==> inputs of job 1264 <==
==> flow/design.v <==
module APB_INT_Count#(
    parameter DATA_WIDTH = 32,
    parameter ADDR_WIDTH = 16
) 
(
    input  wire                     PCLK,         
    input  wire                     PRESETn,      
    input  wire                     PSEL,         
    input  wire                     PENABLE,      
    input  wire                     PWRITE,       
    input  wire [ADDR_WIDTH-1:0]    PADDR,        
    input  wire [DATA_WIDTH-1:0]    PWDATA,       
    output reg  [DATA_WIDTH-1:0]    PRDATA,       
    output reg                      PREADY,       
    output reg                      PSLVERR,      
    output  wire                    linux_irq,    
    output  wire                    lim_irq,      
    output  wire                    itim_irq,     
    input  wire                     linux_ack,    
    input  wire                     lim_ack,      
    input  wire                     itim_ack      
);
    reg [DATA_WIDTH-1:0] control_regs[0:3];           
    reg [DATA_WIDTH-1:0] linux_count[0:9];            
    reg [DATA_WIDTH-1:0] lim_count[0:9];              
    reg [DATA_WIDTH-1:0] itim_count[0:9];             
    reg invalid_access;   
    always @(posedge PCLK) begin
        if (!PRESETn) begin
            integer x;
            for (x = 0; x < 10; x = x + 1) begin
                linux_count[x] <= {DATA_WIDTH{1'b0}};
            end
        end else if (PSEL && PENABLE && PWRITE && (PADDR == 16'h0010)) begin
            linux_count[0] <= PWDATA;   
        end else if (linux_irq) begin
            linux_count[0] <= linux_count[0] + 1;
        end else if (linux_ack) begin
            integer j;
            for (j = 9; j > 0; j = j - 1) begin
                linux_count[j] <= linux_count[j-1];
            end
            linux_count[0] <= 0;
        end
    end
    always @(posedge PCLK) begin
        if (!PRESETn) begin
            integer y;
            for (y = 0; y < 10; y = y + 1) begin
                lim_count[y] <= {DATA_WIDTH{1'b0}};
            end
        end else if (PSEL && PENABLE && PWRITE && (PADDR == 16'h0040)) begin
            lim_count[0] <= PWDATA;   
        end else if (lim_irq) begin
            lim_count [0] <= lim_count[0] + 1;
        end else if (lim_ack) begin
            integer k;
            for (k = 9; k > 0; k = k - 1) begin 
                lim_count[k] <= lim_count[k-1];
            end
            lim_count[0] <= 0;
        end
    end
    always @(posedge PCLK) begin
        if (!PRESETn) begin
            integer z;
            for (z = 0; z < 10; z = z + 1) begin
                itim_count[z] <= {DATA_WIDTH{1'b0}};
            end
        end else if (PSEL && PENABLE && PWRITE && (PADDR == 16'h0080)) begin
            itim_count[0] <= PWDATA;   
        end else if (itim_irq) begin
            itim_count [0] <= itim_count[0] + 1;
        end else if (itim_ack) begin
            integer l;
            for (l = 9; l > 0; l = l - 1) begin
                itim_count[l] <= itim_count[l-1];
            end
            itim_count[0] <= 0;
        end
    end 
    localparam [31:0] VERSION = 32'h0000_0001;  
    assign linux_irq = control_regs[1][0];
    assign lim_irq = control_regs[2][0];
    assign itim_irq = control_regs[3][0];
    always @(posedge PCLK or negedge PRESETn) begin
        if (!PRESETn) begin
            integer i;
            for (i = 1; i < 4; i = i + 1) control_regs[i] <= {DATA_WIDTH{1'b0}};
            PREADY <= 1'b0;
            PRDATA <= {DATA_WIDTH{1'b0}};
            PSLVERR <= 1'b0;
            invalid_access <= 1'b0;
        end else begin
            PREADY <= 1'b1;
            PSLVERR <= 1'b0;
            if (linux_ack) begin
                control_regs[1][0] <= 0;
            end
            if (lim_ack) begin
                control_regs[2][0] <= 0;
            end            
            if (itim_ack) begin
                control_regs[3][0] <= 0;
            end
            invalid_access <= 1'b0;
            if (PSEL && PENABLE) begin
                if (PWRITE) begin  
                    case (PADDR)
                        16'h0000, 16'h0004, 16'h0008, 16'h000C:
                            control_regs[(PADDR >> 2)] <= PWDATA;
                        16'h0010, 16'h0040, 16'h0080: ;  
                        default: begin
                            invalid_access <= 1'b1;   
                        end
                    endcase
                end else begin
                    case (PADDR)
                        16'h0000: PRDATA <= VERSION;
                        16'h0004, 16'h0008, 16'h000C: PRDATA <= control_regs[(PADDR >> 2)];
                        16'h0010: PRDATA <= linux_count[0];
                        16'h0014: PRDATA <= linux_count[1];
                        16'h0018: PRDATA <= linux_count[2];
                        16'h001C: PRDATA <= linux_count[3];
                        16'h0020: PRDATA <= linux_count[4];
                        16'h0024: PRDATA <= linux_count[5];
                        16'h0028: PRDATA <= linux_count[6];
                        16'h002C: PRDATA <= linux_count[7];
                        16'h0030: PRDATA <= linux_count[8];
                        16'h0034: PRDATA <= linux_count[9];
                        16'h0040: PRDATA <= lim_count[0];
                        16'h0044: PRDATA <= lim_count[1];
                        16'h0048: PRDATA <= lim_count[2];
                        16'h004C: PRDATA <= lim_count[3];
                        16'h0050: PRDATA <= lim_count[4];
                        16'h0054: PRDATA <= lim_count[5];
                        16'h0058: PRDATA <= lim_count[6];
                        16'h005C: PRDATA <= lim_count[7];
                        16'h0060: PRDATA <= lim_count[8];
                        16'h0064: PRDATA <= lim_count[9];
                        16'h0080: PRDATA <= itim_count[0];
                        16'h0084: PRDATA <= itim_count[1];
                        16'h0088: PRDATA <= itim_count[2];
                        16'h008C: PRDATA <= itim_count[3];
                        16'h0090: PRDATA <= itim_count[4];
                        16'h0094: PRDATA <= itim_count[5];
                        16'h0098: PRDATA <= itim_count[6];
                        16'h009C: PRDATA <= itim_count[7];
                        16'h00A0: PRDATA <= itim_count[8];
                        16'h00A4: PRDATA <= itim_count[9];
                        default: begin
                            PRDATA <= {DATA_WIDTH{1'b0}};   
                            invalid_access <= 1'b1;         
                        end
                    endcase
                end 
                if (invalid_access) begin
                    PSLVERR <= 1'b1;
                    PREADY <= 1'b0;   
                end else begin
                    PSLVERR <= 1'b0;
                    PREADY <= 1'b1;   
                end
            end else begin
                    PREADY <= 1'b0;   
            end
        end
    end
endmodule
==> flow/run.sh <==
#!/bin/bash
# the make line also repeats each setting of config.mk as NAME=value (left out here)
make -C /OpenROAD-flow-scripts/flow DESIGN_CONFIG=/design/flow/config.mk WORK_HOME=/design/flow/orfs CLKGATE_MAP_FILE= finish
==> flow/config.mk <==
export PLATFORM = sky130hd
export DESIGN_NAME = APB_INT_Count
export DESIGN_NICKNAME = APB_INT_Count
export VERILOG_FILES = /design/flow/design.v
export SDC_FILE = /design/flow/constraint.sdc
export NUM_CORES = 4
export LEC_CHECK = 0
export ABC_AREA = 1
export CAP_MARGIN = 20
export CELL_PAD_IN_SITES_DETAIL_PLACEMENT = 2
export CORE_ASPECT_RATIO = 1.01
export CORE_MARGIN = 5
export CORE_UTILIZATION = 51
export CTS_CLUSTER_SIZE = 95
export GPL_ROUTABILITY_DRIVEN = 0
export GPL_TIMING_DRIVEN = 0
export MIN_ROUTING_LAYER = met2
export SLEW_MARGIN = 10
==> flow/constraint.sdc <==
create_clock -name core_clock -period 7.14 [get_ports {PCLK}]
set_input_delay 1.4280 -clock core_clock [delete_from_list [all_inputs] [get_ports {PCLK}]]
set_output_delay 1.4280 -clock core_clock [all_outputs]
set_load 0.01 [all_outputs]
==> job 1387: changes against job 1264 <==
==> flow/config.mk (replaced) <==
export PLATFORM = sky130hd
export DESIGN_NAME = APB_INT_Count
export DESIGN_NICKNAME = APB_INT_Count
export VERILOG_FILES = /design/flow/design.v
export SDC_FILE = /design/flow/constraint.sdc
export NUM_CORES = 4
export LEC_CHECK = 0
export ABC_AREA = 1
export CAP_MARGIN = 40
export CORE_ASPECT_RATIO = 1.41
export CORE_MARGIN = 2
export CORE_UTILIZATION = 72
export CTS_CLUSTER_DIAMETER = 45
export CTS_CLUSTER_SIZE = 10
export HOLD_SLACK_MARGIN = 0.3
export PLACE_DENSITY = 0.42
export SETUP_SLACK_MARGIN = 1.12
export SLEW_MARGIN = 20
==> flow/constraint.sdc (replaced) <==
create_clock -name core_clock -period 3.76 [get_ports {PCLK}]
set_input_delay 0.7520 -clock core_clock [delete_from_list [all_inputs] [get_ports {PCLK}]]
set_output_delay 0.7520 -clock core_clock [all_outputs]
set_load 0.01 [all_outputs]
==> job 7514: changes against job 1264 <==
==> flow/config.mk (replaced) <==
export PLATFORM = sky130hd
export DESIGN_NAME = APB_INT_Count
export DESIGN_NICKNAME = APB_INT_Count
export VERILOG_FILES = /design/flow/design.v
export SDC_FILE = /design/flow/constraint.sdc
export NUM_CORES = 4
export LEC_CHECK = 0
export ABC_AREA = 1
export CAP_MARGIN = 20
export CORE_MARGIN = 2
export CORE_UTILIZATION = 69
export CTS_CLUSTER_SIZE = 97
export SLEW_MARGIN = 20
==> flow/constraint.sdc (replaced) <==
create_clock -name core_clock -period 6.12 [get_ports {PCLK}]
set_input_delay 1.2240 -clock core_clock [delete_from_list [all_inputs] [get_ports {PCLK}]]
set_output_delay 1.2240 -clock core_clock [all_outputs]
set_load 0.01 [all_outputs]
==> results <==
- Job 1387 finished with timing, DRC and antenna clean. Job 7514 completed with no timing, DRC or antenna violations. Job 1264 ended with an error in 3_5_place_dp on DPL-0033.
- First-iteration DRC count: job 7514 is larger than job 1387 (about 16%).
- Final area: job 7514 is smaller than job 1387 (2.8%).
- Between job 1387 and job 7514, the lower wire length is in job 7514 (gap 3.3%, measured against job 7514).
- In job 7514 the clock power is smaller than in job 1387, by about 40%.
- In job 1387 the combinational power is larger than in job 7514, by about 80%.
- Between job 1387 and job 7514, the lower sequential share of layout area is in job 1387 (gap 1.2 points).
==> figures <==
| quantity | job 1387 | job 7514 | job 1264 |
|---|---|---|---|
| Outcome | complete, no violations | complete, no violations | aborted with a tool error |
| Failing step | - | - | 3_5_place_dp |
| Site Rows | 116 | 100 | 117 |
| Final count of negative-setup-slack endpoints | 0 | 0 | - |
| Clock Tree Root | sky130_fd_sc_hd__clkbuf_16 | sky130_fd_sc_hd__clkbuf_16 | - |
| Destination of the worst register-to-register timing path | itim_count[0][28]$_SDFFE_PN0P_ | lim_count[0][20]$_SDFFE_PN0P_ | - |
| Met1 track utilization from global routing | 50.0% | 59.9% | - |
| Overall power consumption | 26,700 uW | 16,000 uW | - |
| Stage-log warning count | 44 | 59 | - |
| FF/Latch Area | 23,500 sq um | 23,500 sq um | - |
| Total track usage | 45.6% | 42.3% | - |
| WP depth | 14 | 13 | - |
| Number of sequential cells in the layout | 1,123 | 1,123 | - |
| Clock buffer count from CTS | 134 | 111 | - |
No activity file was given, so power comes from the tool's default toggle rates.
